**flow/config.mk**
```make
export PLATFORM = sky130hd
export DESIGN_NAME = shuzizhong
export DESIGN_NICKNAME = shuzizhong
export VERILOG_FILES = /design/flow/design.v
export SDC_FILE = /design/flow/constraint.sdc
export NUM_CORES = 4
export LEC_CHECK = 0
export ABC_AREA = 1
export CAP_MARGIN = 20
export CORE_MARGIN = 2
export CORE_UTILIZATION = 72
export CTS_CLUSTER_DIAMETER = 195
export CTS_CLUSTER_SIZE = 15
export PLACE_DENSITY_LB_ADDON = 0.04
export SLEW_MARGIN = 20
```
**flow/constraint.sdc**
```tcl
create_clock -name core_clock -period 11.8 [get_ports {clk1}]
set_input_delay 2.3600 -clock core_clock [delete_from_list [all_inputs] [get_ports {clk1}]]
set_output_delay 2.3600 -clock core_clock [all_outputs]
set_load 0.01 [all_outputs]
```
**flow/design.v**
```verilog
module fp10 #(
    parameter HALF = 100          
)(
    input  wire clk_in,
    input  wire reset,
    output wire tick
);
    reg [22:0] counter;
    reg clk_out;
    always @(posedge clk_in or posedge reset) begin
        if (reset) begin
            counter <= 0;
            clk_out <= 0;
        end
        else if (counter == HALF - 1) begin
            counter <= 0;
            clk_out <= ~clk_out;
        end
        else begin
            counter <= counter + 1;
        end
    end
    assign tick = (counter == HALF - 1) && ~clk_out;
endmodule
module miao10(clk, reset, tick, cout, qout);
input clk, reset, tick;
output cout;
output reg [7:0] qout;
always@(posedge clk or posedge reset) begin
   if (reset)
      qout <= 0;
   else if (tick) begin
      if(qout == 4)
         qout <= 0;
      else
         qout <= qout + 1;
   end
end
assign cout = (qout == 4) ? 1 : 0;
endmodule
module miao(qout,reset,clk,tick,cin,secin1,cout);
input clk,reset,tick,cin;
input [7:0] secin1;
output reg[7:0] qout;
output cout;
always@(posedge clk or posedge reset)
begin
	if(reset) qout<=0;
	else if(tick && cin)
	begin
   if(qout==59) begin qout<=0;end
	        else qout<=qout+1;end
end
assign cout=((qout==59)&&(secin1==4))?1:0;
endmodule
module fen(qout,am,am_fall,reset,clk,tick,cin,cout,nout,secin,secin1,naozhong);
input clk,reset,tick,am,am_fall,cin,naozhong;
input [7:0] secin;
input [7:0] secin1;
output reg[7:0] qout;
output reg[7:0] nout;
output   cout;
always@(posedge clk or posedge reset)
begin
	if(reset) qout<=0;
	else if(tick&&(~naozhong)&&(~am||cin))
	begin
   if(qout==59) begin qout<=0;end
	        else qout<=qout+1;end
end
always@(posedge clk or posedge reset)
begin
	if(reset) nout<=0;
	else if(am_fall&&naozhong)
	begin
	if(nout==59) begin nout<=0;end
		     else nout<=nout+1;end
end
assign cout=((qout==59)&&(secin==59)&&(secin1==4))?1:0;
endmodule
module shi(qout,ah,ah_fall,reset,clk,tick,cin,naozhong,nout);
input clk,reset,tick,ah,ah_fall,cin,naozhong;
output reg[7:0] qout;
output reg[7:0] nout;
always@(posedge clk or posedge reset)
begin
	if(reset) qout<=0;
	else if(tick&&(~naozhong)&&(~ah||cin))
	begin
   if(qout==23) qout<=0;
	        else qout<=qout+1;end
end
always@(posedge clk or posedge reset)
begin
	if(reset) nout<=0;
	else if(ah_fall&&naozhong)
	begin
	if(nout==23) begin nout<=0;end
		     else nout<=nout+1;end
end
endmodule
module alarm(en,clk,tick,reset,cin,set,shi,daodian,min,miao);
input [7:0] shi;
input [7:0] min;
input [7:0] miao;
input reset,cin,clk,tick,en;
output reg[7:0] set;
output daodian;
always@(posedge clk or posedge reset)
begin
	if(reset) set<=0;
	else if(tick)
	begin
		if(set==23)
		set<=0;
		else if(~cin)
		set<=set+1;
	end
end
assign daodian=(en&&(min==8'b0)&&(miao < 10))?1:0;
endmodule
module naozhong(
    input wire [7:0] shi_nao,
    input wire [7:0] shi_date,
    input wire [7:0] fen_nao,
    input wire [7:0] fen_date,
    input wire switch, clk, reset, tick,
    input wire switch_rise,
    output reg audio
);
    reg en_reg;
    reg alarm_enabled;
    always @(posedge clk or posedge reset)
    begin
        if (reset)
            en_reg <= 0;
        else if (tick)
        begin
            if (switch)
            begin
                en_reg <= 1;
            end
            else
                en_reg <= 0;
        end
    end
    always @(posedge clk or posedge reset)
    begin
        if (reset)
            alarm_enabled <= 1;
        else if (switch_rise)
            alarm_enabled <= !alarm_enabled;
    end
    always @(posedge clk or posedge reset)
    begin
        if (reset)
            audio <= 0;
        else if (tick)
        begin
            if (alarm_enabled && en_reg && (shi_nao == shi_date)&&(fen_nao == fen_date))
                audio <= 1;
            else
                audio <= 0;
        end
    end
endmodule
module audio(
    input wire clk,            
    input wire reset,          
    input wire en,             
    output wire pwm_out        
);
    parameter C4 = 261;
    parameter D4 = 293;
    parameter E4 = 329;
    parameter F4 = 349;
    parameter G4 = 392;
    parameter A4 = 440;
    parameter B4 = 493;
    parameter E_DI = 82;
    parameter FS = 93;
    parameter CLK_FREQ = 50000;
    parameter LONG  = 2000;
    parameter SHORT = 1000;
    reg [31:0] counter;
    reg [31:0] pwm_duty_cycle;   
    reg [31:0] note_freq;
    reg [31:0] note_duration_counter;
    reg [3:0] note_index;   
    function [31:0] note_table;
        input [3:0] idx;
        case (idx)
            4'd0:  note_table = D4;
            4'd1:  note_table = G4;
            4'd2:  note_table = B4;
            4'd3:  note_table = G4;
            4'd4:  note_table = A4;
            4'd5:  note_table = D4;
            4'd6:  note_table = E4;
            4'd7:  note_table = B4;
            4'd8:  note_table = G4;
            4'd9:  note_table = E_DI;
            4'd10: note_table = D4;
            4'd11: note_table = B4;
            4'd12: note_table = G4;
            4'd13: note_table = E_DI;
            4'd14: note_table = B4;
            4'd15: note_table = FS;
            default: note_table = B4;
        endcase
    endfunction
    function [31:0] duration_table;
        input [3:0] idx;
        case (idx)
            4'd5, 4'd6: duration_table = SHORT;
            default:    duration_table = LONG;
        endcase
    endfunction
    always @(posedge clk or posedge reset) begin
        if (reset) begin
            counter <= 0;
            pwm_duty_cycle <= 0;
        end else if (en) begin
            if (counter >= CLK_FREQ / note_freq) begin
                counter <= 0;
                pwm_duty_cycle <= ~pwm_duty_cycle;
            end else begin
                counter <= counter + 1;
            end
        end
    end
    always @(posedge clk or posedge reset) begin
        if (reset) begin
            note_index <= 0;
            note_freq <= note_table(4'd0);
            note_duration_counter <= 0;
        end else if (en) begin
            if (note_duration_counter >= duration_table(note_index)) begin
                note_duration_counter <= 0;
                note_index <= (note_index + 1) % 8;   
                note_freq <= note_table(note_index);
            end else begin
                note_duration_counter <= note_duration_counter + 1;
            end
        end
    end
    assign pwm_out = pwm_duty_cycle;
endmodule
module bcd(
	input	[7:0]	bin_in,
	output	[9:0]	bcd_out
    );
reg [3:0] ones;
reg [3:0] tens;
reg [1:0] hundreds;
integer i;
always @(*) begin
	ones 		= 4'd0;
	tens 		= 4'd0;
	hundreds 	= 2'd0;
	for(i = 7; i >= 0; i = i - 1) begin
		if (ones >= 4'd5) 		ones = ones + 4'd3;
		if (tens >= 4'd5) 		tens = tens + 4'd3;
		if (hundreds >= 4'd5)	hundreds = hundreds + 4'd3;
		hundreds = {hundreds[0],tens[3]};
		tens	 = {tens[2:0],ones[3]};
		ones	 = {ones[2:0],bin_in[i]};
	end
end	
assign bcd_out = {hundreds, tens, ones};
endmodule
module display(qin,sig);
input[3:0] qin;
output reg [0:6]sig;
always@(qin)
begin case(qin)
4'd0:sig=7'b0000001;
4'd1:sig=7'b1001111;
4'd2:sig=7'b0010010;
4'd3:sig=7'b0000110;
4'd4:sig=7'b1001100;
4'd5:sig=7'b0100100;
4'd6:sig=7'b0100000;
4'd7:sig=7'b0001111;
4'd8:sig=7'b0000000;
4'd9:sig=7'b0000100;
default:sig=7'b0000001;
endcase
end 
endmodule 
module mux2to1 (
   input wire [7:0] a,    
	input wire [7:0] b, 	 
   input wire sel,  
   output wire [7:0] y   
);
    assign y = (sel) ? a : b;
endmodule
module shuzizhong(
    input wire clk1,         
    input wire reset,        
    input wire ah1,          
    input wire am1,          
    input wire alarm1,       
    input wire en,           
    input wire naozhong,     
    output wire [0:6] shi,       
    output wire [0:6] ge,        
    output wire [0:6] min_shi,   
    output wire [0:6] min_ge,    
    output wire [0:6] sec_shi,   
    output wire [0:6] sec_ge,    
    output wire daodian,     
    output wire audio        
);
    wire tick;               
    wire [7:0] bb, miao1, fen1, shi1, nao_fen, nao_shi, set1;
    wire cout10, cout_miao, cout_fen, ring;
    wire [7:0] y_shi, y_fen, y_miao;
    wire [9:0] out, fen, miao;
    fp10 a(.clk_in(clk1), .reset(reset), .tick(tick));
    reg ah_s, ah, am_s, am, alarm_s, alarm;
    always @(posedge clk1 or posedge reset) begin
        if (reset) begin
            ah_s <= 1; ah <= 1;
            am_s <= 1; am <= 1;
            alarm_s <= 0; alarm <= 0;
        end else if (tick) begin
            ah_s <= ah1; ah <= ah_s;
            am_s <= am1; am <= am_s;
            alarm_s <= alarm1; alarm <= alarm_s;
        end
    end
    wire ah_fall = tick && ah && ~ah_s;
    wire am_fall = tick && am && ~am_s;
    wire alarm_rise = tick && ~alarm && alarm_s;
    miao10 inst16(.clk(clk1), .reset(reset), .tick(tick), .cout(cout10), .qout(bb));
    miao inst20(.qout(miao1), .reset(reset), .clk(clk1), .tick(tick), .cin(cout10),
                .secin1(bb), .cout(cout_miao));
    fen inst24(.qout(fen1), .am(am), .am_fall(am_fall), .reset(reset), .clk(clk1), .tick(tick),
               .cin(cout_miao), .cout(cout_fen), .nout(nao_fen), .secin(miao1), .secin1(bb),
               .naozhong(naozhong));
    shi inst19(.qout(shi1), .ah(ah), .ah_fall(ah_fall), .reset(reset), .clk(clk1), .tick(tick),
               .cin(cout_fen), .naozhong(naozhong), .nout(nao_shi));
    alarm inst3(.en(en), .clk(clk1), .tick(tick), .reset(reset), .cin(alarm), .set(set1),
                .shi(shi1), .daodian(daodian), .min(fen1), .miao(miao1));
    naozhong inst6(.shi_nao(nao_shi), .shi_date(shi1), .fen_nao(nao_fen), .fen_date(fen1),
                   .switch(alarm), .clk(clk1), .reset(reset), .tick(tick),
                   .switch_rise(alarm_rise), .audio(ring));
    audio inst5(.clk(clk1), .reset(reset), .en(ring), .pwm_out(audio));
    mux2to1 nn(.a(nao_shi), .b(shi1), .sel(naozhong), .y(y_shi));
    mux2to1 mm(.a(nao_fen), .b(fen1), .sel(naozhong), .y(y_fen));
    mux2to1 jj(.a(8'd0), .b(miao1), .sel(naozhong), .y(y_miao));
    bcd inst4(.bin_in(y_shi), .bcd_out(out));
    bcd inst(.bin_in(y_fen), .bcd_out(fen));
    bcd inst9(.bin_in(y_miao), .bcd_out(miao));
    display inst1(.qin(out[7:4]), .sig(shi));
    display inst2(.qin(out[3:0]), .sig(ge));
    display inst10(.qin(fen[7:4]), .sig(min_shi));
    display inst11(.qin(fen[3:0]), .sig(min_ge));
    display inst12(.qin(miao[7:4]), .sig(sec_shi));
    display inst13(.qin(miao[3:0]), .sig(sec_ge));
endmodule
```
**flow/run.sh**
```bash
#!/bin/bash
# the make line also repeats each setting of config.mk as NAME=value (left out here)
make -C /OpenROAD-flow-scripts/flow DESIGN_CONFIG=/design/flow/config.mk WORK_HOME=/design/flow/orfs CLKGATE_MAP_FILE= finish
```
==> metrics.txt, run 1 <==
# HELP chip_impl_metric Physical implementation figures
# TYPE chip_impl_metric gauge
chip_impl_metric{name="seq_area_frac_synth",unit=""} 0.254
chip_impl_metric{name="syn_inst",unit=""} 2306
chip_impl_info{name="grt-busiest-layer",value="met2"} 1
chip_impl_metric{name="achievable-frequency",unit="GHz"} 0.0799
chip_impl_info{name="most_common_cell",value="sky130_fd_sc_hd__nand2_1"} 1
chip_impl_metric{name="net_count_after_synthesis",unit=""} 2458
chip_impl_metric{name="post-route-cell-area",unit="um^2"} 18400
chip_impl_info{name="cts_tree",value="done"} 1
chip_impl_metric{name="postRouteAntennaNets",unit=""} 0
chip_impl_metric{name="routabilityCongestion",unit=""} 0.964
chip_impl_metric{name="synthDistinctLibCells",unit=""} 58
chip_impl_metric{name="number_of_top_level_pins",unit=""} 51
chip_impl_metric{name="dp_hpwl",unit="um"} 28400
chip_impl_metric{name="setup.reg_to_reg.worst_slack",unit="ns"} -0.71
chip_impl_metric{name="postSynthAreaPerCell",unit="um^2"} 6.67
chip_impl_metric{name="chip_area",unit="um^2"} 22600
chip_impl_metric{name="drt_wl_total",unit="um"} 47200
chip_impl_metric{name="clockPowerShare",unit=""} 0.357
chip_impl_metric{name="irDropWorstVdd",unit="mV"} 0.120
chip_impl_metric{name="global_route_wire_length_before_repair",unit="um"} 62300
chip_impl_metric{name="overflow",unit=""} 0
chip_impl_metric{name="number_of_global_route_vias_before_repair",unit=""} 13870
chip_impl_metric{name="ys_sh_adder",unit=""} 0.118
chip_impl_metric{name="syn_warnings",unit=""} 11
chip_impl_metric{name="grtUsageMet2",unit=""} 0.587
chip_impl_metric{name="drt-initial-drc-count",unit=""} 2036
chip_impl_metric{name="htreeDepth",unit=""} 4
chip_impl_metric{name="worst_setup_skew_after_layout",unit="ns"} 0.0120
chip_impl_metric{name="clk_pin_slew",unit="ns"} 0.07
chip_impl_metric{name="numClockSinks",unit=""} 156
chip_impl_metric{name="log.warning_count",unit=""} 74
chip_impl_metric{name="post-route-worst-setup-slack",unit="ns"} -0.712
chip_impl_info{name="cp_common_cell",value="sky130_fd_sc_hd__nand2_2"} 1
chip_impl_metric{name="worst_ep_required_time",unit="ns"} 12.11
chip_impl_metric{name="fillers",unit=""} 1141
chip_impl_metric{name="dpl_cell_area",unit="um^2"} 16400
chip_impl_metric{name="ys_sh_xor",unit=""} 0.0535
chip_impl_metric{name="std_cell_rows",unit=""} 53
chip_impl_metric{name="timing.max_cap.violations",unit=""} 0
chip_impl_metric{name="post_synth_and_or_nand_nor_area_fraction",unit=""} 0.333
chip_impl_metric{name="total_power",unit="W"} 0.00161
chip_impl_metric{name="swShare",unit=""} 0.320
chip_impl_metric{name="total_leakage_power",unit="nW"} 9.78
chip_impl_info{name="crit_path_end",value="inst5.counter[7]"} 1
chip_impl_metric{name="grt.total_usage",unit=""} 0.337
chip_impl_metric{name="cts_buffers",unit=""} 17
chip_impl_metric{name="cell_internal_pwr",unit="W"} 0.00110
chip_impl_info{name="flop_cell",value="sky130_fd_sc_hd__dfrtp_1"} 1
chip_impl_metric{name="timing.slew.headroom",unit=""} 0.202
chip_impl_info{name="setup.worst_path.start",value="inst5.note_freq[5]"} 1
chip_impl_info{name="regToRegEndpoint",value="inst5.counter[7]"} 1
chip_impl_info{name="slowest_stage",value="sky130_fd_sc_hd__dfstp_2"} 1
chip_impl_metric{name="post-route-util",unit=""} 0.877
chip_impl_metric{name="groute.layer.met1.usage",unit=""} 0.435
chip_impl_metric{name="yosysChipArea",unit="um^2"} 15400
chip_impl_info{name="top_area_cell",value="sky130_fd_sc_hd__dfrtp_1"} 1
chip_impl_metric{name="timing.final.crit_share",unit=""} 1.06
chip_impl_metric{name="pwr-share-seq",unit=""} 0.336
chip_impl_metric{name="drc_errors",unit=""} 0
chip_impl_metric{name="worst_r2r_path_depth",unit=""} 90
chip_impl_info{name="timing.hold.worst.start",value="inst16.qout[2]"} 1
chip_impl_metric{name="cell_total_in_the_yosys_stat_output",unit=""} 2306
chip_impl_metric{name="synth.cell_area",unit="um^2"} 15400
chip_impl_metric{name="comb_power_share",unit=""} 0.308
chip_impl_metric{name="dieWidth",unit="um"} 150
chip_impl_metric{name="fp_util",unit=""} 0.732
chip_impl_info{name="timing.critical_path.max_delay_family",value="simple AND/OR/NAND/NOR gates"} 1
chip_impl_info{name="timing.critical_path.to_type",value="register"} 1
chip_impl_metric{name="seq_cell_power",unit="W"} 0.000542
chip_impl_info{name="top_power_consumer_group",value="clock"} 1
chip_impl_info{name="failed_checks",value="negative setup slack"} 1
chip_impl_metric{name="final.min_clock_period",unit="ns"} 12.51
chip_impl_metric{name="avgViaCountPerCell",unit=""} 6.10
chip_impl_metric{name="cp.depth",unit=""} 90
chip_impl_metric{name="synth.ff_latch_count",unit=""} 156
chip_impl_info{name="synthTopCellsByCount",value="sky130_fd_sc_hd__nand2_1, sky130_fd_sc_hd__inv_1, sky130_fd_sc_hd__nor2_1"} 1
chip_impl_metric{name="core_region_area",unit="um^2"} 21000
chip_impl_metric{name="timing.critical_path.slowest_cell_delay",unit="ns"} 0.58
chip_impl_metric{name="dr_total_vias",unit=""} 16756
chip_impl_metric{name="worstPathMaxFanout",unit=""} 7
chip_impl_metric{name="ys_sh_aoi",unit=""} 0.115
chip_impl_metric{name="maxSlewViolCount",unit=""} 0
chip_impl_metric{name="worstSkewPairLatency",unit="ns"} 0.44
chip_impl_info{name="min_delay_worst_endpoint",value="inst16.qout[2]"} 1
chip_impl_metric{name="ys_async_sr_fraction",unit=""} 1.00
chip_impl_metric{name="clock_path_buffers",unit=""} 2
chip_impl_metric{name="preCtsSetupSlack",unit="ns"} -0.482
chip_impl_metric{name="max_slew.worst_pin.slew",unit="ns"} 1.19
chip_impl_metric{name="antenna_violations_before_repair",unit=""} 0
chip_impl_info{name="holdCritPathClass",value="register to register"} 1
chip_impl_metric{name="number_of_nets_at_the_end_of_the_flow",unit=""} 2609
chip_impl_info{name="worstSetupStartpointType",value="register"} 1
chip_impl_metric{name="die.size.y",unit="um"} 150
chip_impl_info{name="run_status",value="failed layout checks"} 1
chip_impl_metric{name="mux_share",unit=""} 0.000650
chip_impl_info{name="timing_worst_setup_path_type",value="register to register"} 1
chip_impl_metric{name="grt_max_degree",unit=""} 88
chip_impl_metric{name="whs_path_depth",unit=""} 1
chip_impl_metric{name="n_antenna_cell",unit=""} 0
chip_impl_metric{name="globalRouteMet3Util",unit=""} 0.0485
chip_impl_info{name="cts_root_buf",value="sky130_fd_sc_hd__clkbuf_16"} 1
chip_impl_info{name="netlist_top_cells_area",value="sky130_fd_sc_hd__dfrtp_1, sky130_fd_sc_hd__nand2_1, sky130_fd_sc_hd__ha_1, sky130_fd_sc_hd__inv_1, sky130_fd_sc_hd__nor2_1"} 1
chip_impl_metric{name="post_synth_tally_of_flip_flops_with_integrated_enable",unit=""} 0
chip_impl_metric{name="routedWlPerCell",unit="um"} 17.2
chip_impl_info{name="netlist_logic_family_top",value="simple AND/OR/NAND/NOR gates"} 1
chip_impl_metric{name="number_of_buffers_and_inverters_on_the_critical_path",unit=""} 14
chip_impl_metric{name="combinationalPower",unit="W"} 0.000497
chip_impl_metric{name="io_buffer_count",unit=""} 50
chip_impl_metric{name="powerDensity",unit="nW/um^2"} 87.6
chip_impl_metric{name="number_of_iterations_in_the_first_detailed_routing_pass",unit=""} 7
chip_impl_metric{name="hold_viol",unit=""} 0
chip_impl_metric{name="power_switching",unit="W"} 0.000517
chip_impl_metric{name="timing.critical_path.arrival",unit="ns"} 12.82
chip_impl_metric{name="flow.area_growth_from_synthesis",unit="%"} 19.7
chip_impl_info{name="r2r_start",value="inst5.note_freq[5]"} 1
chip_impl_metric{name="finish_stage_setup_viols",unit=""} 10
chip_impl_metric{name="power.clock.total",unit="W"} 0.000576
chip_impl_metric{name="yosys.area.top_type_share",unit=""} 0.241
## layout make-up
type                            count  area [um^2]  area share
Clock buffer                       19          433      0.0235
Clock inverter                     13          178     0.00964
Inverter                          468         1810      0.0984
Multi-Input combinational cell   1660        10400       0.566
Sequential cell                   156         3910       0.212
Tap cell                          275          344      0.0187
Timing Repair Buffer              153         1310      0.0709
Timing Repair inverter              1         6.26    0.000339
## through the flow
step	setup TNS [ns]	instances	hold WS (ns)
2_1_floorplan	0	2306	0.423
3_3_place_gp	0	2638	0.438
3_5_place_dp	-4.16	2638	0.444
4_1_cts	0	2683	0.456
5_1_grt	-13.47	2745	0.466
6_report	-6.44	2745	0.457
## layer usage
metal  routed length [um]  vias to the layer above
li1                     -                     7653
met1                17300                     7619
met2                21800                     1116
met3                 5110                      368
met4                 3060                        0
met5                    0                        -
## repair_timing
item	in CTS	in global routing
pin swaps	7	88
setup buffers	11	59
gates resized	20	202
hold buffers	0	0
cloned	2	3
endpoints found under the setup margin	10	37
==> run 2: changes to the inputs <==
ABC_AREA = unset   (was 1)
CAP_MARGIN = 5   (was 20)
CELL_PAD_IN_SITES_DETAIL_PLACEMENT = 0   (was unset)
CORE_UTILIZATION = 68   (was 72)
CTS_CLUSTER_DIAMETER = unset   (was 195)
CTS_CLUSTER_SIZE = unset   (was 15)
HOLD_SLACK_MARGIN = 0.03   (was unset)
MAX_ROUTING_LAYER = met5   (was unset)
PLACE_DENSITY_LB_ADDON = unset   (was 0.04)
SETUP_SLACK_MARGIN = 0.9   (was unset)
clock period = 16.7 ns   (was 11.8 ns; I/O delays follow)
==> run 2 against run 1 <==
Effect of this change: the run now finishes clean; first-iteration DRC count shrank 42%; die size up 2.6%; final cell count decreased by 20%; critical path depth shrank 8; area after synthesis down 3.0%; combinational power down 94%.
==> metrics.txt, run 2 <==
# HELP chip_impl_metric Physical implementation figures
# TYPE chip_impl_metric gauge
chip_impl_metric{name="pwr-share-seq",unit=""} 0.489
chip_impl_info{name="timing.critical_path.to_type",value="register"} 1
chip_impl_metric{name="timing.final.crit_share",unit=""} 0.909
chip_impl_metric{name="grt_max_degree",unit=""} 87
chip_impl_metric{name="clock_path_buffers",unit=""} 2
chip_impl_info{name="timing.hold.worst.start",value="inst5.pwm_duty_cycle[0]"} 1
chip_impl_metric{name="std_cell_rows",unit=""} 54
chip_impl_metric{name="antenna_violations_before_repair",unit=""} 0
chip_impl_metric{name="irDropWorstVdd",unit="mV"} 0.0676
chip_impl_info{name="unrepaired_setup_endpoints_after_global_routing",value="no"} 1
chip_impl_metric{name="powerDensity",unit="nW/um^2"} 46.2
chip_impl_metric{name="chip_area",unit="um^2"} 23200
chip_impl_metric{name="worstSkewPairLatency",unit="ns"} 0.43
chip_impl_info{name="cts_tree",value="done"} 1
chip_impl_metric{name="achievable-frequency",unit="GHz"} 0.0659
chip_impl_metric{name="drt-initial-drc-count",unit=""} 1179
chip_impl_metric{name="hold_viol",unit=""} 0
chip_impl_metric{name="overflow",unit=""} 0
chip_impl_metric{name="fillers",unit=""} 1587
chip_impl_metric{name="ctsHoldBuffers",unit=""} 0
chip_impl_metric{name="post_synth_and_or_nand_nor_area_fraction",unit=""} 0.238
chip_impl_metric{name="cell_total_in_the_yosys_stat_output",unit=""} 1847
chip_impl_metric{name="number_of_nets_at_the_end_of_the_flow",unit=""} 2061
chip_impl_metric{name="comb_power_share",unit=""} 0.036
chip_impl_metric{name="combinationalPower",unit="W"} 0.0000282
chip_impl_metric{name="final.min_clock_period",unit="ns"} 15.18
chip_impl_metric{name="timing.critical_path.slowest_cell_delay",unit="ns"} 0.47
chip_impl_metric{name="numPlacedInstances",unit=""} 2143
chip_impl_info{name="r2r_start",value="inst5.note_freq[6]"} 1
chip_impl_metric{name="dieWidth",unit="um"} 152
chip_impl_metric{name="clockPowerShare",unit=""} 0.475
chip_impl_metric{name="power.clock.total",unit="W"} 0.000368
chip_impl_metric{name="io_buffer_count",unit=""} 50
chip_impl_metric{name="post_layout_nonfiller_instances",unit=""} 2201
chip_impl_metric{name="postRouteAntennaNets",unit=""} 0
chip_impl_metric{name="mux_share",unit=""} 0.0486
chip_impl_metric{name="ys_async_sr_fraction",unit=""} 1.00
chip_impl_metric{name="cp.depth",unit=""} 82
chip_impl_metric{name="numClockSinks",unit=""} 156
chip_impl_metric{name="flow.area_growth_from_synthesis",unit="%"} 12.2
chip_impl_info{name="top_area_cell",value="sky130_fd_sc_hd__dfrtp_1"} 1
chip_impl_info{name="netlist_top_cells_area",value="sky130_fd_sc_hd__dfrtp_1, sky130_fd_sc_hd__ha_1, sky130_fd_sc_hd__xnor2_1, sky130_fd_sc_hd__nor2_1, sky130_fd_sc_hd__nand2_1"} 1
chip_impl_metric{name="worst_r2r_path_depth",unit=""} 82
chip_impl_metric{name="synth.cell_area",unit="um^2"} 14900
chip_impl_info{name="run_status",value="no timing/DRC/antenna violations"} 1
chip_impl_metric{name="fp_util",unit=""} 0.688
chip_impl_metric{name="synthDistinctLibCells",unit=""} 99
chip_impl_metric{name="core_region_area",unit="um^2"} 21700
chip_impl_metric{name="log.warning_count",unit=""} 76
chip_impl_info{name="top_power_consumer_group",value="sequential cells"} 1
chip_impl_metric{name="maxSlewViolCount",unit=""} 0
chip_impl_metric{name="syn_inst",unit=""} 1847
chip_impl_metric{name="synth.ff_latch_count",unit=""} 156
chip_impl_metric{name="cts_buffers",unit=""} 17
chip_impl_info{name="slowest_stage",value="sky130_fd_sc_hd__dfrtp_2"} 1
chip_impl_metric{name="clk_pin_slew",unit="ns"} 0.07
chip_impl_metric{name="post-route-util",unit=""} 0.772
chip_impl_metric{name="avgViaCountPerCell",unit=""} 6.32
chip_impl_metric{name="whs_path_depth",unit=""} 1
chip_impl_metric{name="worst_setup_skew_after_layout",unit="ns"} 0.0129
chip_impl_info{name="cts_root_buf",value="sky130_fd_sc_hd__clkbuf_16"} 1
chip_impl_metric{name="net_count_after_synthesis",unit=""} 1999
chip_impl_metric{name="drt_wl_total",unit="um"} 36600
chip_impl_metric{name="die.size.y",unit="um"} 152
chip_impl_metric{name="setup.reg_to_reg.worst_slack",unit="ns"} 1.52
chip_impl_metric{name="syn_warnings",unit=""} 11
chip_impl_metric{name="number_of_top_level_pins",unit=""} 51
chip_impl_metric{name="seq_cell_power",unit="W"} 0.000378
chip_impl_info{name="most_common_cell",value="sky130_fd_sc_hd__nor2_1"} 1
chip_impl_metric{name="finish_stage_setup_viols",unit=""} 0
chip_impl_metric{name="total_leakage_power",unit="nW"} 7.50
chip_impl_metric{name="worst_ep_required_time",unit="ns"} 17.02
chip_impl_metric{name="yosysChipArea",unit="um^2"} 14900
chip_impl_metric{name="ys_sh_adder",unit=""} 0.123
chip_impl_metric{name="worstPathMaxFanout",unit=""} 13
chip_impl_info{name="worstSetupStartpointType",value="register"} 1
chip_impl_metric{name="number_of_global_route_vias_before_repair",unit=""} 12877
chip_impl_metric{name="global_route_wire_length_before_repair",unit="um"} 60000
chip_impl_info{name="timing_worst_setup_path_type",value="register to register"} 1
chip_impl_metric{name="timing.max_cap.violations",unit=""} 0
chip_impl_metric{name="dp_hpwl",unit="um"} 26300
chip_impl_metric{name="power_switching",unit="W"} 0.000190
chip_impl_metric{name="post_synth_tally_of_flip_flops_with_integrated_enable",unit=""} 0
chip_impl_info{name="crit_path_end",value="inst5.pwm_duty_cycle[0]"} 1
chip_impl_metric{name="number_of_buffers_and_inverters_on_the_critical_path",unit=""} 10
chip_impl_info{name="synthTopCellsByCount",value="sky130_fd_sc_hd__nor2_1, sky130_fd_sc_hd__nand2_1, sky130_fd_sc_hd__dfrtp_1"} 1
chip_impl_info{name="flop_cell",value="sky130_fd_sc_hd__dfrtp_1"} 1
chip_impl_metric{name="cell_internal_pwr",unit="W"} 0.000584
chip_impl_metric{name="drc_errors",unit=""} 0
chip_impl_info{name="setup.worst_path.start",value="inst5.note_freq[6]"} 1
chip_impl_metric{name="timing.slew.headroom",unit=""} 0.427
chip_impl_metric{name="htreeDepth",unit=""} 4
chip_impl_metric{name="seq_area_frac_synth",unit=""} 0.262
chip_impl_info{name="cp_common_cell",value="sky130_fd_sc_hd__ha_1"} 1
chip_impl_metric{name="dr_total_vias",unit=""} 13903
chip_impl_metric{name="max_slew.worst_pin.slew",unit="ns"} 0.859
chip_impl_metric{name="ys_sh_aoi",unit=""} 0.201
chip_impl_info{name="netlist_logic_family_top",value="simple AND/OR/NAND/NOR gates"} 1
chip_impl_metric{name="timing.setup.tns",unit="ns"} 0
chip_impl_metric{name="swShare",unit=""} 0.245
chip_impl_metric{name="timing.critical_path.arrival",unit="ns"} 15.49
chip_impl_info{name="timing.critical_path.max_delay_family",value="AND-OR/OR-AND gates"} 1
chip_impl_metric{name="routedWlPerCell",unit="um"} 16.6
chip_impl_metric{name="yosys.area.top_type_share",unit=""} 0.248
chip_impl_metric{name="ys_sh_xor",unit=""} 0.0897
chip_impl_metric{name="grt.total_usage",unit=""} 0.303
chip_impl_info{name="holdCritPathClass",value="register to register"} 1
chip_impl_metric{name="postSynthAreaPerCell",unit="um^2"} 8.08
chip_impl_info{name="regToRegEndpoint",value="inst5.pwm_duty_cycle[0]"} 1
chip_impl_metric{name="routabilityCongestion",unit=""} 0.938
chip_impl_metric{name="n_antenna_cell",unit=""} 0
chip_impl_info{name="min_delay_worst_endpoint",value="inst5.pwm_duty_cycle[0]"} 1
chip_impl_metric{name="number_of_iterations_in_the_first_detailed_routing_pass",unit=""} 6
[run 2: repair_timing]
item | in CTS | in global routing
resized | 12 | 53
cloned | 0 | 3
pin swaps | 1 | 19
endpoints found under the setup margin | 33 | 33
buffers inserted | 0 | 24
[run 2: metrics by stage]
stage	setup slack (ns)	total power (W)	hold WS (ns)	area, um^2
2_1_floorplan	0.956	0.000403	0.446	14900
3_3_place_gp	0.475	0.000413	0.453	15700
3_5_place_dp	0.0543	0.000414	0.467	15700
4_1_cts	0.975	0.000778	0.477	16300
5_1_grt	0.657	0.000798	0.489	16700
6_report	1.52	0.000774	0.472	16700
[run 2: layout make-up]
type	instances	area [um^2]	area share
clock buffers	17	425	0.0254
clock inverters	14	130	0.00777
inverters	90	347	0.0207
multi-input cells	1551	10700	0.642
flip-flops and latches	156	3920	0.234
well taps	280	350	0.0209
repair buffers	93	831	0.0496
[run 2: routing by layer]
metal / part of all wire / wire [um] / track usage
met5: 0 / 0 / 0
met1: 0.43 / 15700 / 0.395
met4: 0.031 / 1120 / 0.0957
met3: 0.051 / 1870 / 0.0458
met2: 0.49 / 17800 / 0.522
==> run 3: changes to the inputs <==
CAP_MARGIN = 30   (was 5)
CORE_MARGIN = 3   (was 2)
CORE_UTILIZATION = 58   (was 68)
SETUP_SLACK_MARGIN = unset   (was 0.9)
clock period = 15.4 ns   (was 16.7 ns; I/O delays follow)
==> run 3 against run 2 <==
Effect of this change: still clean; critical path depth decreased by 3; synthesized cell count unchanged; die size increased by 20%; critical path type unchanged; largest cell class unchanged; highest routed layer unchanged.
==> metrics.txt, run 3 <==
# HELP chip_impl_metric Physical implementation figures
# TYPE chip_impl_metric gauge
chip_impl_info{name="run_status",value="no timing/DRC/antenna violations"} 1
chip_impl_metric{name="setup.reg_to_reg.worst_slack",unit="ns"} 0.60
chip_impl_metric{name="worstPathMaxFanout",unit=""} 11
chip_impl_metric{name="worst_r2r_path_depth",unit=""} 79
chip_impl_metric{name="overflow",unit=""} 0
chip_impl_metric{name="post-route-worst-setup-slack",unit="ns"} 0.595
chip_impl_metric{name="core_region_area",unit="um^2"} 25300
chip_impl_metric{name="dpl_cell_area",unit="um^2"} 16100
chip_impl_info{name="flop_cell",value="sky130_fd_sc_hd__dfrtp_1"} 1
chip_impl_metric{name="post-route-cell-area",unit="um^2"} 17500
chip_impl_metric{name="net_count_after_synthesis",unit=""} 1999
chip_impl_metric{name="seq_area_frac_synth",unit=""} 0.262
chip_impl_metric{name="io_buffer_count",unit=""} 50
chip_impl_metric{name="clk_pin_slew",unit="ns"} 0.07
chip_impl_metric{name="final.min_clock_period",unit="ns"} 14.80
chip_impl_metric{name="routedWlPerCell",unit="um"} 16.1
chip_impl_metric{name="fillers",unit=""} 2079
chip_impl_info{name="timing.critical_path.max_delay_family",value="AND-OR/OR-AND gates"} 1
chip_impl_metric{name="max_slew.worst_pin.slew",unit="ns"} 0.919
chip_impl_info{name="regToRegEndpoint",value="inst5.pwm_duty_cycle[0]"} 1
chip_impl_metric{name="synthDistinctLibCells",unit=""} 99
chip_impl_metric{name="die.size.y",unit="um"} 166
chip_impl_metric{name="syn_warnings",unit=""} 11
chip_impl_metric{name="ys_sh_xor",unit=""} 0.0897
chip_impl_metric{name="log.warning_count",unit=""} 76
chip_impl_metric{name="synth.cell_area",unit="um^2"} 14900
chip_impl_metric{name="worst_ep_required_time",unit="ns"} 15.71
chip_impl_metric{name="cp.depth",unit=""} 79
chip_impl_metric{name="timing.critical_path.arrival",unit="ns"} 15.12
chip_impl_metric{name="fp_util",unit=""} 0.591
chip_impl_metric{name="number_of_top_level_pins",unit=""} 51
chip_impl_metric{name="clock_path_buffers",unit=""} 2
chip_impl_metric{name="timing.setup.tns",unit="ns"} 0
chip_impl_info{name="synthTopCellsByCount",value="sky130_fd_sc_hd__nor2_1, sky130_fd_sc_hd__nand2_1, sky130_fd_sc_hd__dfrtp_1"} 1
chip_impl_info{name="netlist_top_cells_area",value="sky130_fd_sc_hd__dfrtp_1, sky130_fd_sc_hd__ha_1, sky130_fd_sc_hd__xnor2_1, sky130_fd_sc_hd__nor2_1, sky130_fd_sc_hd__nand2_1"} 1
chip_impl_metric{name="synth.ff_latch_count",unit=""} 156
chip_impl_metric{name="dieWidth",unit="um"} 166
chip_impl_metric{name="numClockSinks",unit=""} 156
chip_impl_metric{name="irDropWorstVdd",unit="mV"} 0.0676
chip_impl_metric{name="syn_inst",unit=""} 1847
chip_impl_metric{name="timing.max_cap.violations",unit=""} 0
chip_impl_metric{name="cell_internal_pwr",unit="W"} 0.000644
chip_impl_metric{name="finish_stage_setup_viols",unit=""} 0
chip_impl_info{name="timing_worst_setup_path_type",value="register to register"} 1
chip_impl_metric{name="dp_hpwl",unit="um"} 26700
chip_impl_metric{name="number_of_nets_at_the_end_of_the_flow",unit=""} 2113
chip_impl_metric{name="number_of_global_route_vias_before_repair",unit=""} 12993
chip_impl_info{name="top_area_cell",value="sky130_fd_sc_hd__dfrtp_1"} 1
chip_impl_info{name="setup.worst_path.start",value="inst5.note_freq[5]"} 1
chip_impl_metric{name="pwr-share-seq",unit=""} 0.472
chip_impl_metric{name="achievable-frequency",unit="GHz"} 0.0675
chip_impl_info{name="cp_common_cell",value="sky130_fd_sc_hd__ha_1"} 1
chip_impl_metric{name="whs",unit="ns"} 0.469
chip_impl_metric{name="yosysChipArea",unit="um^2"} 14900
chip_impl_metric{name="total_leakage_power",unit="nW"} 7.85
chip_impl_metric{name="post_synth_and_or_nand_nor_area_fraction",unit=""} 0.238
chip_impl_metric{name="comb_power_share",unit=""} 0.037
chip_impl_metric{name="drc_errors",unit=""} 0
chip_impl_metric{name="power.clock.total",unit="W"} 0.000427
chip_impl_metric{name="grt_max_degree",unit=""} 98
chip_impl_metric{name="maxSlewViolCount",unit=""} 0
chip_impl_metric{name="postSynthAreaPerCell",unit="um^2"} 8.08
chip_impl_metric{name="global_route_wire_length_before_repair",unit="um"} 61500
chip_impl_metric{name="ys_sh_aoi",unit=""} 0.201
chip_impl_metric{name="routabilityCongestion",unit=""} 0.917
chip_impl_metric{name="ys_sh_adder",unit=""} 0.123
chip_impl_metric{name="yosys.area.top_type_share",unit=""} 0.248
chip_impl_metric{name="timing.slew.headroom",unit=""} 0.387
chip_impl_metric{name="drt-initial-drc-count",unit=""} 993
chip_impl_metric{name="htreeDepth",unit=""} 4
chip_impl_metric{name="timing.final.crit_share",unit=""} 0.961
chip_impl_metric{name="post_synth_tally_of_flip_flops_with_integrated_enable",unit=""} 0
chip_impl_metric{name="grt.total_usage",unit=""} 0.256
chip_impl_metric{name="post-route-util",unit=""} 0.695
chip_impl_metric{name="whs_path_depth",unit=""} 1
chip_impl_metric{name="worst_setup_skew_after_layout",unit="ns"} 0.0134
chip_impl_metric{name="timing.critical_path.slowest_cell_delay",unit="ns"} 0.44
chip_impl_metric{name="drt_wl_total",unit="um"} 37100
chip_impl_metric{name="seq_cell_power",unit="W"} 0.000410
chip_impl_metric{name="swShare",unit=""} 0.260
chip_impl_info{name="timing.hold.worst.start",value="inst5.pwm_duty_cycle[0]"} 1
chip_impl_metric{name="combinationalPower",unit="W"} 0.0000318
chip_impl_metric{name="cts_buffers",unit=""} 17
chip_impl_info{name="worstSetupStartpointType",value="register"} 1
chip_impl_metric{name="worstSkewPairLatency",unit="ns"} 0.43
chip_impl_metric{name="flow.area_growth_from_synthesis",unit="%"} 17.5
chip_impl_metric{name="avgViaCountPerCell",unit=""} 6.04
chip_impl_info{name="timing.critical_path.to_type",value="register"} 1
chip_impl_info{name="cts_root_buf",value="sky130_fd_sc_hd__clkbuf_16"} 1
chip_impl_metric{name="preCtsSetupSlack",unit="ns"} -0.501
chip_impl_metric{name="postRouteAntennaNets",unit=""} 0
chip_impl_metric{name="cell_total_in_the_yosys_stat_output",unit=""} 1847
chip_impl_metric{name="antenna_violations_before_repair",unit=""} 0
chip_impl_metric{name="n_antenna_cell",unit=""} 0
chip_impl_metric{name="number_of_buffers_and_inverters_on_the_critical_path",unit=""} 7
chip_impl_metric{name="mux_share",unit=""} 0.0486
chip_impl_info{name="crit_path_end",value="inst5.pwm_duty_cycle[0]"} 1
chip_impl_metric{name="hold_viol",unit=""} 0
chip_impl_info{name="netlist_logic_family_top",value="simple AND/OR/NAND/NOR gates"} 1
chip_impl_info{name="slowest_stage",value="sky130_fd_sc_hd__or3_4"} 1
chip_impl_metric{name="number_of_iterations_in_the_first_detailed_routing_pass",unit=""} 5
chip_impl_metric{name="ys_async_sr_fraction",unit=""} 1.00
chip_impl_metric{name="powerDensity",unit="nW/um^2"} 49.5
chip_impl_info{name="cts_tree",value="done"} 1
chip_impl_info{name="min_delay_worst_endpoint",value="inst5.pwm_duty_cycle[0]"} 1
chip_impl_metric{name="clockPowerShare",unit=""} 0.492
chip_impl_info{name="holdCritPathClass",value="register to register"} 1
chip_impl_metric{name="dr_total_vias",unit=""} 13912
chip_impl_metric{name="power_switching",unit="W"} 0.000226
chip_impl_metric{name="chip_area",unit="um^2"} 27700
chip_impl_info{name="r2r_start",value="inst5.note_freq[5]"} 1
chip_impl_info{name="top_power_consumer_group",value="clock"} 1
chip_impl_metric{name="std_cell_rows",unit=""} 58
chip_impl_info{name="most_common_cell",value="sky130_fd_sc_hd__nor2_1"} 1
[run 3: cell type report]
cell class,count,area (um^2),share of cell area
clock buffers,17,425,0.0242
clock inverters,15,191,0.0109
inverters,90,353,0.0201
multi-input cells,1551,11000,0.626
flip-flops and latches,156,3920,0.223
well taps,330,413,0.0235
repair buffers,145,1260,0.0716
[run 3: timing repair]
item / CTS / global route
pin swaps: 1 / 50
setup endpoints to repair: 30 / 33
cloned: 0 / 3
buffers inserted: 1 / 41
resized: 5 / 120
hold buffers: 0 / 0
[run 3: routing by layer]
metal	wire length (um)	up-vias	track usage
met4	684	0	0.0531
met1	17300	6678	0.358
met3	1520	56	0.0406
met2	17600	291	0.426
li1	-	6887	-
met5	0	-	0
[run 3: per-stage QoR]
| step | power, W | cells |
|---|---|---|
| after global placement | 0.000449 | 2226 |
| after global routing | 0.000898 | 2304 |
| after CTS | 0.000874 | 2259 |
| after floorplan | 0.000437 | 1847 |
| final | 0.000869 | 2304 |
| after detailed placement | 0.000450 | 2226 |
==> run 4: changes to the inputs <==
CAP_MARGIN = 10   (was 30)
CELL_PAD_IN_SITES_GLOBAL_PLACEMENT = 2   (was unset)
CORE_MARGIN = 7   (was 3)
CORE_UTILIZATION = 72   (was 58)
CTS_CLUSTER_DIAMETER = 118   (was unset)
CTS_CLUSTER_SIZE = 20   (was unset)
GPL_ROUTABILITY_DRIVEN = 0   (was unset)
GPL_TIMING_DRIVEN = 1   (was unset)
HOLD_SLACK_MARGIN = 0.16   (was 0.03)
MIN_ROUTING_LAYER = met1   (was unset)
PLACE_DENSITY = 0.37   (was unset)
clock period = 14.2 ns   (was 15.4 ns; I/O delays follow)
==> run 4 against run 3 <==
Effect of this change: synthesized cell count is the same; area after synthesis stayed put; the run now fails in 3_1_place_gp_skip_io; die size fell by 9.9%.
==> metrics.txt, run 4 <==
# HELP chip_impl_metric Flow report values
# TYPE chip_impl_metric gauge
chip_impl_info{name="synthTopCellsByCount",value="sky130_fd_sc_hd__nor2_1, sky130_fd_sc_hd__nand2_1, sky130_fd_sc_hd__dfrtp_1"} 1
chip_impl_metric{name="seq_area_frac_synth",unit=""} 0.262
chip_impl_metric{name="synth.cell_area",unit="um^2"} 14900
chip_impl_metric{name="ys_sh_adder",unit=""} 0.123
chip_impl_metric{name="std_cell_rows",unit=""} 52
chip_impl_metric{name="yosys.area.top_type_share",unit=""} 0.248
chip_impl_info{name="run_status",value="aborted with a tool error"} 1
chip_impl_metric{name="fp_util",unit=""} 0.736
chip_impl_metric{name="dieWidth",unit="um"} 158
chip_impl_metric{name="synthDistinctLibCells",unit=""} 99
chip_impl_metric{name="ys_async_sr_fraction",unit=""} 1.00
chip_impl_metric{name="cell_total_in_the_yosys_stat_output",unit=""} 1847
chip_impl_metric{name="post_synth_and_or_nand_nor_area_fraction",unit=""} 0.238
chip_impl_metric{name="postSynthAreaPerCell",unit="um^2"} 8.08
chip_impl_metric{name="syn_inst",unit=""} 1847
chip_impl_metric{name="mux_share",unit=""} 0.0486
chip_impl_metric{name="synth.ff_latch_count",unit=""} 156
chip_impl_info{name="netlist_logic_family_top",value="simple AND/OR/NAND/NOR gates"} 1
chip_impl_info{name="top_area_cell",value="sky130_fd_sc_hd__dfrtp_1"} 1
chip_impl_metric{name="chip_area",unit="um^2"} 25000
chip_impl_info{name="error",value="[ERROR GPL-0301] Utilization 136.238 % exceeds 100%."} 1
chip_impl_info{name="netlist_top_cells_area",value="sky130_fd_sc_hd__dfrtp_1, sky130_fd_sc_hd__ha_1, sky130_fd_sc_hd__xnor2_1, sky130_fd_sc_hd__nor2_1, sky130_fd_sc_hd__nand2_1"} 1
chip_impl_metric{name="ys_sh_xor",unit=""} 0.0897
chip_impl_metric{name="syn_warnings",unit=""} 11
chip_impl_metric{name="core_region_area",unit="um^2"} 20300
chip_impl_metric{name="die.size.y",unit="um"} 158
chip_impl_info{name="lastStage",value="3_1_place_gp_skip_io"} 1
chip_impl_metric{name="yosysChipArea",unit="um^2"} 14900
chip_impl_metric{name="ys_sh_aoi",unit=""} 0.201
chip_impl_metric{name="post_synth_tally_of_flip_flops_with_integrated_enable",unit=""} 0
chip_impl_info{name="most_common_cell",value="sky130_fd_sc_hd__nor2_1"} 1
chip_impl_info{name="flop_cell",value="sky130_fd_sc_hd__dfrtp_1"} 1
chip_impl_metric{name="net_count_after_synthesis",unit=""} 1999
==> run 5: changes to the inputs <==
ABC_AREA = 1   (was unset)
CAP_MARGIN = 20   (was 10)
CELL_PAD_IN_SITES_DETAIL_PLACEMENT = unset   (was 0)
CELL_PAD_IN_SITES_GLOBAL_PLACEMENT = unset   (was 2)
CORE_MARGIN = 2   (was 7)
CORE_UTILIZATION = 70   (was 72)
CTS_CLUSTER_DIAMETER = 196   (was 118)
CTS_CLUSTER_SIZE = 75   (was 20)
GPL_ROUTABILITY_DRIVEN = unset   (was 0)
GPL_TIMING_DRIVEN = unset   (was 1)
HOLD_SLACK_MARGIN = unset   (was 0.16)
MAX_ROUTING_LAYER = met4   (was met5)
MIN_ROUTING_LAYER = unset   (was met1)
PLACE_DENSITY = unset   (was 0.37)
SETUP_SLACK_MARGIN = 0.86   (was unset)
clock period = 10.7 ns   (was 14.2 ns; I/O delays follow)
==> run 5 against run 4 <==
Effect of this change: the run fails in 5_1_grt; synthesized cell count rose by 25%; area after synthesis rose by 3.1%; die size fell by 7.1%.
==> metrics.txt, run 5 <==
# HELP chip_impl_metric Flow report values
# TYPE chip_impl_metric gauge
chip_impl_metric{name="yosysChipArea",unit="um^2"} 15400
chip_impl_info{name="lastStage",value="5_1_grt"} 1
chip_impl_metric{name="ys_sh_adder",unit=""} 0.118
chip_impl_metric{name="ys_async_sr_fraction",unit=""} 1.00
chip_impl_metric{name="numClockSinks",unit=""} 156
chip_impl_metric{name="postSynthAreaPerCell",unit="um^2"} 6.67
chip_impl_metric{name="dp_hpwl",unit="um"} 31400
chip_impl_metric{name="clock_path_buffers",unit=""} 2
chip_impl_metric{name="syn_warnings",unit=""} 11
chip_impl_metric{name="net_count_after_synthesis",unit=""} 2458
chip_impl_metric{name="cts_buffers",unit=""} 17
chip_impl_metric{name="routabilityCongestion",unit=""} 0.970
chip_impl_metric{name="syn_inst",unit=""} 2306
chip_impl_info{name="synthTopCellsByCount",value="sky130_fd_sc_hd__nand2_1, sky130_fd_sc_hd__inv_1, sky130_fd_sc_hd__nor2_1"} 1
chip_impl_info{name="run_status",value="aborted with a tool error"} 1
chip_impl_metric{name="yosys.area.top_type_share",unit=""} 0.241
chip_impl_info{name="netlist_top_cells_area",value="sky130_fd_sc_hd__dfrtp_1, sky130_fd_sc_hd__nand2_1, sky130_fd_sc_hd__ha_1, sky130_fd_sc_hd__inv_1, sky130_fd_sc_hd__nor2_1"} 1
chip_impl_metric{name="ys_sh_xor",unit=""} 0.0535
chip_impl_metric{name="die.size.y",unit="um"} 152
chip_impl_metric{name="core_region_area",unit="um^2"} 21700
chip_impl_metric{name="numPlacedInstances",unit=""} 2786
chip_impl_metric{name="post_synth_tally_of_flip_flops_with_integrated_enable",unit=""} 0
chip_impl_info{name="flop_cell",value="sky130_fd_sc_hd__dfrtp_1"} 1
chip_impl_metric{name="mux_share",unit=""} 0.000650
chip_impl_metric{name="seq_area_frac_synth",unit=""} 0.254
chip_impl_metric{name="ys_sh_aoi",unit=""} 0.115
chip_impl_info{name="most_common_cell",value="sky130_fd_sc_hd__nand2_1"} 1
chip_impl_metric{name="htreeDepth",unit=""} 4
chip_impl_info{name="cts_root_buf",value="sky130_fd_sc_hd__clkbuf_16"} 1
chip_impl_metric{name="synthDistinctLibCells",unit=""} 58
chip_impl_metric{name="std_cell_rows",unit=""} 54
chip_impl_metric{name="fp_util",unit=""} 0.710
chip_impl_metric{name="synth.cell_area",unit="um^2"} 15400
chip_impl_metric{name="number_of_top_level_pins",unit=""} 51
chip_impl_metric{name="dieWidth",unit="um"} 152
chip_impl_info{name="top_area_cell",value="sky130_fd_sc_hd__dfrtp_1"} 1
chip_impl_metric{name="preCtsSetupSlack",unit="ns"} -0.892
chip_impl_metric{name="chip_area",unit="um^2"} 23200
chip_impl_metric{name="synth.ff_latch_count",unit=""} 156
chip_impl_metric{name="post_synth_and_or_nand_nor_area_fraction",unit=""} 0.333
chip_impl_metric{name="io_buffer_count",unit=""} 50
chip_impl_metric{name="cell_total_in_the_yosys_stat_output",unit=""} 2306
chip_impl_info{name="netlist_logic_family_top",value="simple AND/OR/NAND/NOR gates"} 1
run 5: through the flow:
step	hold slack [ns]	util	TNS, ns	instance area, um^2	total power (W)
3_5_place_dp	0.449	0.815	-10.09	17700	0.00115
2_1_floorplan	0.423	-	-6.12	15700	0.000933
4_1_cts	0.457	0.897	-1.56	19400	0.00176
3_3_place_gp	0.439	0.815	-0.757	17700	0.00113
run 5: timing repair:
action	4_1_cts
gates cloned	4
hold buffers	0
resized	141
buffers inserted	95
pin swaps	62
endpoints found under the setup margin	52
==> run 6: changes to the inputs <==
CAP_MARGIN = 40   (was 20)
CORE_ASPECT_RATIO = 1.42   (was unset)
CORE_UTILIZATION = 72   (was 70)
CTS_CLUSTER_DIAMETER = unset   (was 196)
CTS_CLUSTER_SIZE = 95   (was 75)
MAX_ROUTING_LAYER = unset   (was met4)
PLACE_DENSITY = 0.4   (was unset)
SETUP_SLACK_MARGIN = unset   (was 0.86)
TNS_END_PERCENT = 10   (was unset)
clock period = 11.2 ns   (was 10.7 ns; I/O delays follow)
==> run 6 against run 5 <==
Effect of this change: the layout now fails its checks (negative setup slack); die size down 2.6%; synthesized cell count unchanged; area after synthesis unchanged.
==> metrics.txt, run 6 <==
# HELP chip_impl_metric Physical implementation figures
# TYPE chip_impl_metric gauge
chip_impl_info{name="failed_checks",value="negative setup slack"} 1
chip_impl_metric{name="worst_r2r_path_depth",unit=""} 93
chip_impl_info{name="most_common_cell",value="sky130_fd_sc_hd__nand2_1"} 1
chip_impl_info{name="unrepaired_setup_endpoints_after_global_routing",value="yes"} 1
chip_impl_metric{name="worstSkewPairLatency",unit="ns"} 0.46
chip_impl_metric{name="powerDensity",unit="nW/um^2"} 94.7
chip_impl_metric{name="ctsHoldBuffers",unit=""} 0
chip_impl_info{name="timing.hold.worst.start",value="inst16.qout[2]"} 1
chip_impl_metric{name="dieWidth",unit="um"} 127
chip_impl_metric{name="cell_internal_pwr",unit="W"} 0.00117
chip_impl_metric{name="finish_stage_setup_viols",unit=""} 10
chip_impl_info{name="timing.critical_path.to_type",value="register"} 1
chip_impl_metric{name="net_count_after_synthesis",unit=""} 2458
chip_impl_info{name="crit_path_end",value="inst5.counter[2]"} 1
chip_impl_info{name="netlist_top_cells_area",value="sky130_fd_sc_hd__dfrtp_1, sky130_fd_sc_hd__nand2_1, sky130_fd_sc_hd__ha_1, sky130_fd_sc_hd__inv_1, sky130_fd_sc_hd__nor2_1"} 1
chip_impl_info{name="min_delay_worst_endpoint",value="inst16.qout[2]"} 1
chip_impl_metric{name="timing.final.crit_share",unit=""} 1.09
chip_impl_metric{name="post-route-worst-setup-slack",unit="ns"} -1.01
chip_impl_metric{name="grt.total_usage",unit=""} 0.376
chip_impl_metric{name="preCtsSetupSlack",unit="ns"} -0.494
chip_impl_metric{name="dr_total_vias",unit=""} 16743
chip_impl_metric{name="final.min_clock_period",unit="ns"} 12.21
chip_impl_info{name="cts_tree",value="done"} 1
chip_impl_metric{name="grt_max_degree",unit=""} 86
chip_impl_metric{name="achievable-frequency",unit="GHz"} 0.0819
chip_impl_metric{name="fp_util",unit=""} 0.734
chip_impl_metric{name="post-route-util",unit=""} 0.889
chip_impl_metric{name="max_slew.worst_pin.slew",unit="ns"} 0.864
chip_impl_metric{name="post_synth_and_or_nand_nor_area_fraction",unit=""} 0.333
chip_impl_metric{name="yosys.area.top_type_share",unit=""} 0.241
chip_impl_metric{name="cts_buffers",unit=""} 17
chip_impl_metric{name="routabilityCongestion",unit=""} 1.00
chip_impl_info{name="r2r_start",value="inst5.note_freq[5]"} 1
chip_impl_metric{name="syn_inst",unit=""} 2306
chip_impl_metric{name="dpl_cell_area",unit="um^2"} 16900
chip_impl_metric{name="seq_area_frac_synth",unit=""} 0.254
chip_impl_metric{name="cp.depth",unit=""} 93
chip_impl_metric{name="antenna_violations_before_repair",unit=""} 1
chip_impl_metric{name="drt_wl_total",unit="um"} 48500
chip_impl_info{name="cts_root_buf",value="sky130_fd_sc_hd__clkbuf_16"} 1
chip_impl_metric{name="syn_warnings",unit=""} 11
chip_impl_metric{name="synth.ff_latch_count",unit=""} 156
chip_impl_metric{name="clk_pin_slew",unit="ns"} 0.07
chip_impl_metric{name="timing.critical_path.arrival",unit="ns"} 12.58
chip_impl_metric{name="timing.max_cap.violations",unit=""} 0
chip_impl_metric{name="ys_sh_xor",unit=""} 0.0535
chip_impl_metric{name="std_cell_rows",unit=""} 63
chip_impl_metric{name="timing.slew.headroom",unit=""} 0.419
chip_impl_info{name="netlist_logic_family_top",value="simple AND/OR/NAND/NOR gates"} 1
chip_impl_metric{name="routedWlPerCell",unit="um"} 17.5
chip_impl_metric{name="ys_sh_adder",unit=""} 0.118
chip_impl_metric{name="dp_hpwl",unit="um"} 30800
chip_impl_metric{name="drt-initial-drc-count",unit=""} 1605
chip_impl_metric{name="htreeDepth",unit=""} 4
chip_impl_metric{name="post_layout_nonfiller_instances",unit=""} 2764
chip_impl_info{name="timing.critical_path.max_delay_family",value="simple AND/OR/NAND/NOR gates"} 1
chip_impl_metric{name="power_switching",unit="W"} 0.000599
chip_impl_metric{name="combinationalPower",unit="W"} 0.000549
chip_impl_metric{name="number_of_global_route_vias_before_repair",unit=""} 15697
chip_impl_metric{name="maxSlewViolCount",unit=""} 0
chip_impl_metric{name="flow.area_growth_from_synthesis",unit="%"} 21.1
chip_impl_metric{name="mux_share",unit=""} 0.000650
chip_impl_info{name="cp_common_cell",value="sky130_fd_sc_hd__nand2_2"} 1
chip_impl_metric{name="comb_power_share",unit=""} 0.311
chip_impl_info{name="run_status",value="failed layout checks"} 1
chip_impl_metric{name="worst_ep_required_time",unit="ns"} 11.57
chip_impl_metric{name="yosysChipArea",unit="um^2"} 15400
chip_impl_metric{name="number_of_top_level_pins",unit=""} 51
chip_impl_metric{name="clock_path_buffers",unit=""} 2
chip_impl_info{name="worstSetupStartpointType",value="register"} 1
chip_impl_metric{name="power.clock.total",unit="W"} 0.000646
chip_impl_metric{name="irDropWorstVdd",unit="mV"} 0.139
chip_impl_metric{name="postRouteAntennaNets",unit=""} 0
chip_impl_metric{name="ys_sh_aoi",unit=""} 0.115
chip_impl_metric{name="clockPowerShare",unit=""} 0.366
chip_impl_metric{name="chip_area",unit="um^2"} 22600
chip_impl_metric{name="worstPathMaxFanout",unit=""} 7
chip_impl_metric{name="die.size.y",unit="um"} 178
chip_impl_metric{name="worst_setup_skew_after_layout",unit="ns"} 0.0135
chip_impl_metric{name="total_leakage_power",unit="nW"} 9.88
chip_impl_metric{name="number_of_buffers_and_inverters_on_the_critical_path",unit=""} 16
chip_impl_metric{name="post_synth_tally_of_flip_flops_with_integrated_enable",unit=""} 0
chip_impl_metric{name="overflow",unit=""} 0
chip_impl_metric{name="whs_path_depth",unit=""} 1
chip_impl_metric{name="core_region_area",unit="um^2"} 21000
chip_impl_metric{name="numClockSinks",unit=""} 156
chip_impl_metric{name="postSynthAreaPerCell",unit="um^2"} 6.67
chip_impl_info{name="top_power_consumer_group",value="clock"} 1
chip_impl_metric{name="log.warning_count",unit=""} 79
chip_impl_metric{name="drc_errors",unit=""} 0
chip_impl_metric{name="number_of_nets_at_the_end_of_the_flow",unit=""} 2643
chip_impl_info{name="flop_cell",value="sky130_fd_sc_hd__dfrtp_1"} 1
chip_impl_metric{name="swShare",unit=""} 0.339
chip_impl_metric{name="timing.critical_path.slowest_cell_delay",unit="ns"} 0.61
chip_impl_info{name="slowest_stage",value="sky130_fd_sc_hd__dfstp_2"} 1
chip_impl_metric{name="setup.reg_to_reg.worst_slack",unit="ns"} -1.01
chip_impl_metric{name="seq_cell_power",unit="W"} 0.000571
chip_impl_metric{name="numPlacedInstances",unit=""} 2674
chip_impl_info{name="holdCritPathClass",value="register to register"} 1
chip_impl_metric{name="io_buffer_count",unit=""} 50
chip_impl_info{name="synthTopCellsByCount",value="sky130_fd_sc_hd__nand2_1, sky130_fd_sc_hd__inv_1, sky130_fd_sc_hd__nor2_1"} 1
chip_impl_metric{name="number_of_iterations_in_the_first_detailed_routing_pass",unit=""} 12
chip_impl_metric{name="synth.cell_area",unit="um^2"} 15400
chip_impl_info{name="regToRegEndpoint",value="inst5.counter[2]"} 1
chip_impl_metric{name="global_route_wire_length_before_repair",unit="um"} 69700
chip_impl_info{name="timing_worst_setup_path_type",value="register to register"} 1
chip_impl_metric{name="pwr-share-seq",unit=""} 0.323
chip_impl_info{name="setup.worst_path.start",value="inst5.note_freq[5]"} 1
chip_impl_metric{name="avgViaCountPerCell",unit=""} 6.06
chip_impl_metric{name="fillers",unit=""} 1118
chip_impl_info{name="top_area_cell",value="sky130_fd_sc_hd__dfrtp_1"} 1
chip_impl_metric{name="n_antenna_cell",unit=""} 0
chip_impl_metric{name="ys_async_sr_fraction",unit=""} 1.00
chip_impl_metric{name="hold_viol",unit=""} 0
chip_impl_metric{name="cell_total_in_the_yosys_stat_output",unit=""} 2306
chip_impl_metric{name="synthDistinctLibCells",unit=""} 58
chip_impl_metric{name="post-route-cell-area",unit="um^2"} 18600
==> run 6: cell type report <==
cell class                      count  area (um^2)  area share
Multi-Input combinational cell   1660        10400       0.556
Inverter                          468         1820      0.0975
Timing Repair Buffer              188         1580      0.0850
Clock buffer                       18          439      0.0236
Sequential cell                   156         3910       0.210
Clock inverter                     14          196      0.0105
Tap cell                          260          325      0.0174
==> run 6: what timing repair did <==
action / in CTS / in global routing
resized: 42 / 132
setup buffers: 19 / 34
endpoints found under the setup margin: 18 / 52
pin swaps: 28 / 76
gates cloned: 4 / 0
==> run 6: per-stage QoR <==
stage	hold slack [ns]	total power [W]	TNS [ns]
final	0.459	0.00177	-9.56
after global routing	0.495	0.00184	-17.08
after CTS	0.457	0.00174	-0.0466
after floorplan	0.423	0.000892	-2.17
after global placement	0.441	0.00108	-0.565
after detailed placement	0.447	0.00111	-4.60
==> run 6: layer usage <==
metal | GRT usage | up-vias | wire, um
met5 | 0 | - | 11
met4 | 0.223 | 2 | 4040
met3 | 0.0591 | 389 | 4120
met2 | 0.700 | 956 | 23600
met1 | 0.398 | 7673 | 16700
li1 | - | 7723 | -
Power figures rest on the tool's default switching activity, not on a simulated workload.
